Design calculator, start of the top module:
module calculator(
	input newkey,
	input [4:0] keycode,
	input clk,
	input rst,
	output reg [19:0] x,
	output reg led							 
	);
	localparam PLUS = 1'd0;					 
	localparam TIMES = 1'd1;				 
	localparam CLEAR20 = 20'd0;				 
	localparam CLEAR2 = 2'd0;				 
	localparam CLEAR1 = 1'd0;				 
	reg [19:0] y;
	reg op;
	reg [19:0] nextX;
	reg [19:0] nextY;
	reg nextOp;
	reg nextLED;
	reg [2:0] select;
	wire [19:0] sum;
	wire [19:0] product;
	wire [19:0] result;
	wire [19:0] ovp;						 
	wire ovs;								 
	always @ (posedge clk)
		begin
			if (rst)
				begin
					x <= CLEAR20;
					y <= CLEAR20;
					op <= CLEAR1;
					led <= CLEAR1;
				end
			else
				begin
					x <= nextX;
					y <= nextY;
					op <= nextOp;
					led <= nextLED;
				end
		end
  always @ (select, x, y, op, led, result, ovp, ovs, keycode)
		case(select)
			3'd0:						 
				begin
              		nextX = x;
					nextY = y;
					nextOp = op;
					nextLED = led;
				end
			3'd1:						 
				begin
              		nextX = CLEAR20;
					nextY = x;
					nextOp = PLUS;
					nextLED = CLEAR1;
				end
			3'd2:						 
				begin
              		nextX = CLEAR20;
					nextY = x;
					nextOp = TIMES;
					nextLED = CLEAR1;
				end
			3'd3:						 
				begin
              		nextX = result;
					nextY = y;
					nextOp = op;
					nextLED = op ? (ovp != 0) : ovs;
				end	
			3'd4:						 
				begin
              		nextX = CLEAR20;
					nextY = CLEAR20;
					nextOp = CLEAR1;				 
					nextLED = CLEAR1;
				end
			3'd7:						 
				begin
              		nextX = {x[15:0],keycode[3:0]};	 
					nextY = y;
					nextOp = op;
					nextLED = CLEAR1;
				end
			default:					 
				begin
              		nextX = x;
					nextY = y;
					nextOp = op;
					nextLED = led;
				end
		endcase
	always @ (newkey, keycode)
		begin
			if(!newkey)	select <= 3'd0;				 
			else if(keycode[4]) select <= 3'd7;		 
			else select <= keycode[2:0];			 
		end
	assign result = op ? product : sum;				 
	assign {ovp, product} = x * y;					 
	assign {ovs, sum} = x + y;						 
endmodule	
Size: ~1900 cells after synthesis, roughly 42 flip-flops, about 29 I/O pins, roughly 16000 um^2 of cells after synthesis.
make LEC_CHECK=0 CAP_MARGIN=20 CORE_MARGIN=2 CORE_UTILIZATION=70 CTS_CLUSTER_DIAMETER=32 SLEW_MARGIN=20 finish   # period 6.74 ns
run.sh (not shown) runs the stock make flow with config.mk's settings and CLKGATE_MAP_FILE=.
The first run reached the layout checks and failed them: setup timing.
Then changed:
--- a/flow/config.mk
+++ b/flow/config.mk
@@ -10,2 +10 @@
-export CORE_UTILIZATION = 70
-export CTS_CLUSTER_DIAMETER = 32
+export CORE_UTILIZATION = 59
==> flow/constraint.sdc (replaced) <==
create_clock -name core_clock -period 7.87 [get_ports {clk}]
set_input_delay 1.5740 -clock core_clock [delete_from_list [all_inputs] [get_ports {clk}]]
set_output_delay 1.5740 -clock core_clock [all_outputs]
set_load 0.01 [all_outputs]
The new run finished with timing, DRC and antenna clean.
Setup slack gets better by 0.53 ns.
Total power shrinks by 20%.
Final area shrinks by about 6.5%.
Global-route usage shrinks by 7.3 points.
Core utilization shrinks by 17 points.
Then changed:
--- a/flow/config.mk
+++ b/flow/config.mk
@@ -10 +10 @@
-export CORE_UTILIZATION = 59
+export CORE_UTILIZATION = 60
==> flow/constraint.sdc (replaced) <==
create_clock -name core_clock -period 4.45 [get_ports {clk}]
set_input_delay 0.8900 -clock core_clock [delete_from_list [all_inputs] [get_ports {clk}]]
set_output_delay 0.8900 -clock core_clock [all_outputs]
set_load 0.01 [all_outputs]
The changed run produced a layout that fails on setup timing.
Die size goes down slightly.
Clock power goes up by well over a third.
Total power goes up by well over a third.
Worst hold slack is worse by 0.0083 ns.
Sequential cell count stays the same.
Via count goes up by roughly a tenth.
Wire length goes up by a few percent.
Cell area goes up by about a fifth.
Synthesized area does not change.
Then changed:
--- a/flow/config.mk
+++ b/flow/config.mk
@@ -10 +10 @@
-export CORE_UTILIZATION = 60
+export CORE_UTILIZATION = 40
==> flow/constraint.sdc (replaced) <==
create_clock -name core_clock -period 10.0 [get_ports {clk}]
set_input_delay 2.0000 -clock core_clock [delete_from_list [all_inputs] [get_ports {clk}]]
set_output_delay 2.0000 -clock core_clock [all_outputs]
set_load 0.01 [all_outputs]
With this change the flow ran to the end with no violations.
Global-route usage shrinks by 12 points.
Worst setup slack gets better by 4.6 ns.
Via count went down by roughly a tenth.
Wire length went down by a few percent.
Power goes down by well over a third.
Synthesized area is unchanged.
Utilization shrinks by 33 points.
Cell count came out lower by a few percent.
First-iteration DRC count fell by about a fifth.
Critical path depth came out higher by 1.
Die area climbs by well over a third.
Then changed:
--- a/flow/config.mk
+++ b/flow/config.mk
@@ -7,0 +8 @@
+export ABC_AREA = 1
@@ -10 +11,5 @@
-export CORE_UTILIZATION = 40
+export CORE_UTILIZATION = 66
+export CTS_CLUSTER_DIAMETER = 307
+export CTS_CLUSTER_SIZE = 98
+export HOLD_SLACK_MARGIN = -0.07
+export PLACE_DENSITY = 0.35
@@ -11,0 +17 @@
+export TNS_END_PERCENT = 15
Wire length went up by a few percent.
Clock power went up by a few percent.
Final cell count went up by about a fifth.
Die area went down by a quarter to a third.
Cell area went up by a few percent.
Sequential share of layout area went down by 0.19 points.
Setup slack gets better by 0.49 ns.
Hold slack gets worse by 0.0077 ns.
Count of clock-buffer cells in the layout does not change.
Then changed:
--- a/flow/config.mk
+++ b/flow/config.mk
@@ -8 +7,0 @@
-export ABC_AREA = 1
@@ -11 +10 @@
-export CORE_UTILIZATION = 66
+export CORE_UTILIZATION = 40
@@ -15 +14 @@
-export PLACE_DENSITY = 0.35
+export PLACE_DENSITY_LB_ADDON = 0.05
After rerunning: The changed run completed with no timing, DRC or antenna violations; die area is higher by well over a third; via count falls by about a fifth; total power came out lower by roughly a tenth; design area fell by a few percent; setup slack loses 0.63 ns; worst hold slack loses 0.027 ns; non-clock buffer count grows by 16; first-iteration DRC count drops by well over a third; critical path depth decreases by 6.

* * *

The RTL this note starts from:
==> flow/design.v <==
module calculator(
	input newkey,
	input [4:0] keycode,
	input clk,
	input rst,
	output reg [19:0] x,
	output reg led							 
	);
	localparam PLUS = 1'd0;					 
	localparam TIMES = 1'd1;				 
	localparam CLEAR20 = 20'd0;				 
	localparam CLEAR2 = 2'd0;				 
	localparam CLEAR1 = 1'd0;				 
	reg [19:0] y;
	reg op;
	reg [19:0] nextX;
	reg [19:0] nextY;
	reg nextOp;
	reg nextLED;
	reg [2:0] select;
	wire [19:0] sum;
	wire [19:0] product;
	wire [19:0] result;
	wire [19:0] ovp;						 
	wire ovs;								 
	always @ (posedge clk)
		begin
			if (rst)
				begin
					x <= CLEAR20;
					y <= CLEAR20;
					op <= CLEAR1;
					led <= CLEAR1;
				end
			else
				begin
					x <= nextX;
					y <= nextY;
					op <= nextOp;
					led <= nextLED;
				end
		end
  always @ (select, x, y, op, led, result, ovp, ovs, keycode)
		case(select)
			3'd0:						 
				begin
              		nextX = x;
					nextY = y;
					nextOp = op;
					nextLED = led;
				end
			3'd1:						 
				begin
              		nextX = CLEAR20;
					nextY = x;
					nextOp = PLUS;
					nextLED = CLEAR1;
				end
			3'd2:						 
				begin
              		nextX = CLEAR20;
					nextY = x;
					nextOp = TIMES;
					nextLED = CLEAR1;
				end
			3'd3:						 
				begin
              		nextX = result;
					nextY = y;
					nextOp = op;
					nextLED = op ? (ovp != 0) : ovs;
				end	
			3'd4:						 
				begin
              		nextX = CLEAR20;
					nextY = CLEAR20;
					nextOp = CLEAR1;				 
					nextLED = CLEAR1;
				end
			3'd7:						 
				begin
              		nextX = {x[15:0],keycode[3:0]};	 
					nextY = y;
					nextOp = op;
					nextLED = CLEAR1;
				end
			default:					 
				begin
              		nextX = x;
					nextY = y;
					nextOp = op;
					nextLED = led;
				end
		endcase
	always @ (newkey, keycode)
		begin
			if(!newkey)	select <= 3'd0;				 
			else if(keycode[4]) select <= 3'd7;		 
			else select <= keycode[2:0];			 
		end
	assign result = op ? product : sum;				 
	assign {ovp, product} = x * y;					 
	assign {ovs, sum} = x + y;						 
endmodule	
==> flow/config.mk <==
export PLATFORM = sky130hd
export DESIGN_NAME = calculator
export DESIGN_NICKNAME = calculator
export VERILOG_FILES = /design/flow/design.v
export SDC_FILE = /design/flow/constraint.sdc
export NUM_CORES = 4
export LEC_CHECK = 0
export CAP_MARGIN = 20
export CORE_ASPECT_RATIO = 1.42
export CORE_MARGIN = 2
export CORE_UTILIZATION = 63
export CTS_CLUSTER_DIAMETER = 333
export CTS_CLUSTER_SIZE = 98
export HOLD_SLACK_MARGIN = 0.12
export MAX_ROUTING_LAYER = met4
export MIN_ROUTING_LAYER = met1
export PLACE_DENSITY = 0.55
export SETUP_SLACK_MARGIN = 3.1
export SLEW_MARGIN = 15
export TNS_END_PERCENT = 40
==> flow/constraint.sdc <==
create_clock -name core_clock -period 13.3 [get_ports {clk}]
set_input_delay 2.6600 -clock core_clock [delete_from_list [all_inputs] [get_ports {clk}]]
set_output_delay 2.6600 -clock core_clock [all_outputs]
set_load 0.01 [all_outputs]
Change:
- CELL_PAD_IN_SITES_DETAIL_PLACEMENT: unset -> 2
- CELL_PAD_IN_SITES_GLOBAL_PLACEMENT: unset -> 3
- CORE_MARGIN: 2 -> 10
- CORE_UTILIZATION: 63 -> 33
- CTS_CLUSTER_SIZE: 98 -> 31
- GPL_ROUTABILITY_DRIVEN: unset -> 1
- MAX_ROUTING_LAYER: met4 -> met5
- PLACE_DENSITY: 0.55 -> unset
- SETUP_SLACK_MARGIN: 3.1 -> 3.13
- TNS_END_PERCENT: 40 -> 95
Outcome: Cell area goes up by a few percent; die area is higher by well over a third; setup slack got worse by 76 ps; global-route usage came out lower by 16 points; synthesized cell count stays the same; sequential share of layout area shrinks by 0.12 points; sequential power is lower by a few percent; total power goes up by a few percent; first-iteration DRC count goes down by a quarter to a third; worst hold slack gets worse by 18 ps.
Change:
- CELL_PAD_IN_SITES_DETAIL_PLACEMENT: 2 -> unset
- CELL_PAD_IN_SITES_GLOBAL_PLACEMENT: 3 -> unset
- CORE_MARGIN: 10 -> 2
- CORE_UTILIZATION: 33 -> 65
- CTS_CLUSTER_SIZE: 31 -> unset
- GPL_ROUTABILITY_DRIVEN: 1 -> unset
- MAX_ROUTING_LAYER: met5 -> met4
- SETUP_SLACK_MARGIN: 3.13 -> -0.32
- TNS_END_PERCENT: 95 -> 40
Setup slack improves by 10 ps.
Total power goes down by 2.3%.
Clock power went up by about 9%.
Utilization came out higher by 33 points.
Clock-buffer cell count went down by 1.
First-iteration DRC count came out higher by 64%.
Die size came out lower by 55%.
Change:
- CORE_MARGIN: 2 -> 6
- CORE_UTILIZATION: 65 -> 45
- GPL_ROUTABILITY_DRIVEN: unset -> 0
- SETUP_SLACK_MARGIN: -0.32 -> 3.1
- TNS_END_PERCENT: 40 -> 95
Outcome: The new run finished clean. Register-to-register slack improved by 200 ps. Clock power shrinks by about 10%. Area after synthesis stays the same. Die area goes up by 55%. Global-route usage drops by 13 points. Setup slack gains 200 ps. Non-clock buffer count is higher by 1. Combinational power came out higher by about 1%.

* * *

Starts from the design.v that is shown in full above.
export LEC_CHECK = 0
export CAP_MARGIN = 20
export CORE_MARGIN = 2
export CORE_UTILIZATION = 40
export SLEW_MARGIN = 20
create_clock -name core_clock -period 10.6 [get_ports {clk}]
==> next run, changes <==
Settings changed: CORE_UTILIZATION 40 to 65.
Clock period 10.6 ns to 8.22 ns, I/O delays scaled along.
Clock skew increases by 0.0084 ns.
First-iteration DRC count decreases by about 2.7%.
Via count increases by 0.43%.
Cell area decreases by 1.0%.
Sequential cell count stays the same.
Non-clock buffer count increases by 12.
Power increases by 27%.

* * *

RTL: the design.v shown in full above, as it stands there.
==> flow/config.mk <==
export PLATFORM = sky130hd
export DESIGN_NAME = calculator
export DESIGN_NICKNAME = calculator
export VERILOG_FILES = /design/flow/design.v
export SDC_FILE = /design/flow/constraint.sdc
export NUM_CORES = 4
export LEC_CHECK = 0
export CAP_MARGIN = 20
export CORE_MARGIN = 2
export CORE_UTILIZATION = 72
export PLACE_DENSITY = 0.35
export SLEW_MARGIN = 20
==> flow/constraint.sdc <==
create_clock -name core_clock -period 6.49 [get_ports {clk}]
set_input_delay 1.2980 -clock core_clock [delete_from_list [all_inputs] [get_ports {clk}]]
set_output_delay 1.2980 -clock core_clock [all_outputs]
set_load 0.01 [all_outputs]
The baseline ran to the end with violations: setup timing.
Next try:
--- a/flow/config.mk
+++ b/flow/config.mk
@@ -9,4 +9,5 @@
 export CORE_MARGIN = 2
 export CORE_UTILIZATION = 72
-export PLACE_DENSITY = 0.35
+export PLACE_DENSITY = 0.38
+export SETUP_SLACK_MARGIN = 1.49
 export SLEW_MARGIN = 20
==> flow/constraint.sdc (replaced) <==
create_clock -name core_clock -period 7.12 [get_ports {clk}]
set_input_delay 1.4240 -clock core_clock [delete_from_list [all_inputs] [get_ports {clk}]]
set_output_delay 1.4240 -clock core_clock [all_outputs]
set_load 0.01 [all_outputs]
Now the flow produced a clean layout.
Wire length climbs slightly.
Count of clock-buffer cells in the layout increases by 1.
Die area stays the same.
Worst hold slack degrades by 0.031 ns.
Global-route usage came out lower by 2.7 points.
Sequential cell count is unchanged.
Core utilization goes up by 0.10 points.
Next try:
--- a/flow/config.mk
+++ b/flow/config.mk
@@ -8,6 +8,4 @@
 export CAP_MARGIN = 20
 export CORE_MARGIN = 2
-export CORE_UTILIZATION = 72
-export PLACE_DENSITY = 0.38
-export SETUP_SLACK_MARGIN = 1.49
+export CORE_UTILIZATION = 65
 export SLEW_MARGIN = 20
==> flow/constraint.sdc (replaced) <==
create_clock -name core_clock -period 5.94 [get_ports {clk}]
set_input_delay 1.1880 -clock core_clock [delete_from_list [all_inputs] [get_ports {clk}]]
set_output_delay 1.1880 -clock core_clock [all_outputs]
set_load 0.01 [all_outputs]
The new run ran to the end with violations: setup timing. Core utilization drops by 5.5 points. Synthesized cell count is unchanged. Via count drops by 2.8%. Critical path depth climbs by 1. Global-route usage drops by 5.2 points. Clock power climbs by 25%. Non-clock buffer count climbs by 124. Maximum frequency climbs by 2.4%. Final cell count climbs by 7.4%.
Next try:
--- a/flow/config.mk
+++ b/flow/config.mk
@@ -8,4 +8,4 @@
 export CAP_MARGIN = 20
 export CORE_MARGIN = 2
-export CORE_UTILIZATION = 65
+export CORE_UTILIZATION = 72
 export SLEW_MARGIN = 20
==> flow/constraint.sdc (replaced) <==
create_clock -name core_clock -period 12.2 [get_ports {clk}]
set_input_delay 2.4400 -clock core_clock [delete_from_list [all_inputs] [get_ports {clk}]]
set_output_delay 2.4400 -clock core_clock [all_outputs]
set_load 0.01 [all_outputs]
Outcome: Now the flow completed without violations; register-to-register slack gains 5.2 ns; non-clock buffer count fell by 266; fmax fell by roughly a tenth; setup slack is better by 5.2 ns; sequential power falls by well over a third; cell area went down by about a fifth.

* * *

Starts from the design.v that is shown in full above.
clock: 13.3 ns
lec_check: 0
cap_margin: 20
core_aspect_ratio: 1.42
core_margin: 2
core_utilization: 36
cts_cluster_diameter: 333
cts_cluster_size: 98
hold_slack_margin: 0.12
max_routing_layer: met4
min_routing_layer: met1
place_density: 0.35
slew_margin: 15
tns_end_percent: 40
The starting point ran to the end with no violations.
Next try:
--- a/flow/config.mk
+++ b/flow/config.mk
@@ -7,2 +7,3 @@
 export LEC_CHECK = 0
+export ABC_AREA = 1
 export CAP_MARGIN = 20
@@ -10,3 +11,3 @@
 export CORE_MARGIN = 2
-export CORE_UTILIZATION = 36
+export CORE_UTILIZATION = 63
 export CTS_CLUSTER_DIAMETER = 333
@@ -17,2 +18,3 @@
 export PLACE_DENSITY = 0.35
+export SETUP_SLACK_MARGIN = 3.98
 export SLEW_MARGIN = 15
After rerunning: Power came out higher by 13%; area after synthesis came out higher by 6.1%; worst hold slack improved by 0.026 ns; non-clock buffer count came out lower by 18; worst setup slack improved by 0.40 ns; cell count came out higher by 16%; clock-buffer cell count is unchanged; sequential share of layout area came out lower by 0.18 points; combinational power came out higher by 15%; die size came out lower by 39%.
Next try:
--- a/flow/config.mk
+++ b/flow/config.mk
@@ -11,5 +11,4 @@
 export CORE_MARGIN = 2
-export CORE_UTILIZATION = 63
+export CORE_UTILIZATION = 72
 export CTS_CLUSTER_DIAMETER = 333
-export CTS_CLUSTER_SIZE = 98
 export HOLD_SLACK_MARGIN = 0.12
@@ -17,5 +16,4 @@
 export MIN_ROUTING_LAYER = met1
-export PLACE_DENSITY = 0.35
-export SETUP_SLACK_MARGIN = 3.98
+export SETUP_SLACK_MARGIN = -0.32
 export SLEW_MARGIN = 15
-export TNS_END_PERCENT = 40
+export TNS_END_PERCENT = 100
First-iteration DRC count is higher by about 54%.
Routed wire length goes up by 1.2%.
Sequential power went up by about 7%.
Synthesized area does not change.
Design area is lower by about 0.5%.
Power climbs by about 4%.
Next try:
--- a/flow/config.mk
+++ b/flow/config.mk
@@ -9,6 +9,7 @@
 export CAP_MARGIN = 20
-export CORE_ASPECT_RATIO = 1.42
+export CORE_ASPECT_RATIO = 0.5
 export CORE_MARGIN = 2
-export CORE_UTILIZATION = 72
+export CORE_UTILIZATION = 63
 export CTS_CLUSTER_DIAMETER = 333
+export CTS_CLUSTER_SIZE = 98
 export HOLD_SLACK_MARGIN = 0.12
@@ -16,4 +17,5 @@
 export MIN_ROUTING_LAYER = met1
-export SETUP_SLACK_MARGIN = -0.32
+export PLACE_DENSITY = 0.35
+export SETUP_SLACK_MARGIN = 3.1
 export SLEW_MARGIN = 15
-export TNS_END_PERCENT = 100
+export TNS_END_PERCENT = 40
What happened: Sequential share of layout area stays flat; critical path depth goes up by 1; worst setup slack loses 0.025 ns; die area came out higher by about 14%; clock skew drops by 0.0034 ns; routed wire length shrinks by 3.6%; core utilization came out lower by 8.6 points; area after synthesis does not change; total power decreases by about 5%.
Power is estimated from default activity; no workload was simulated.
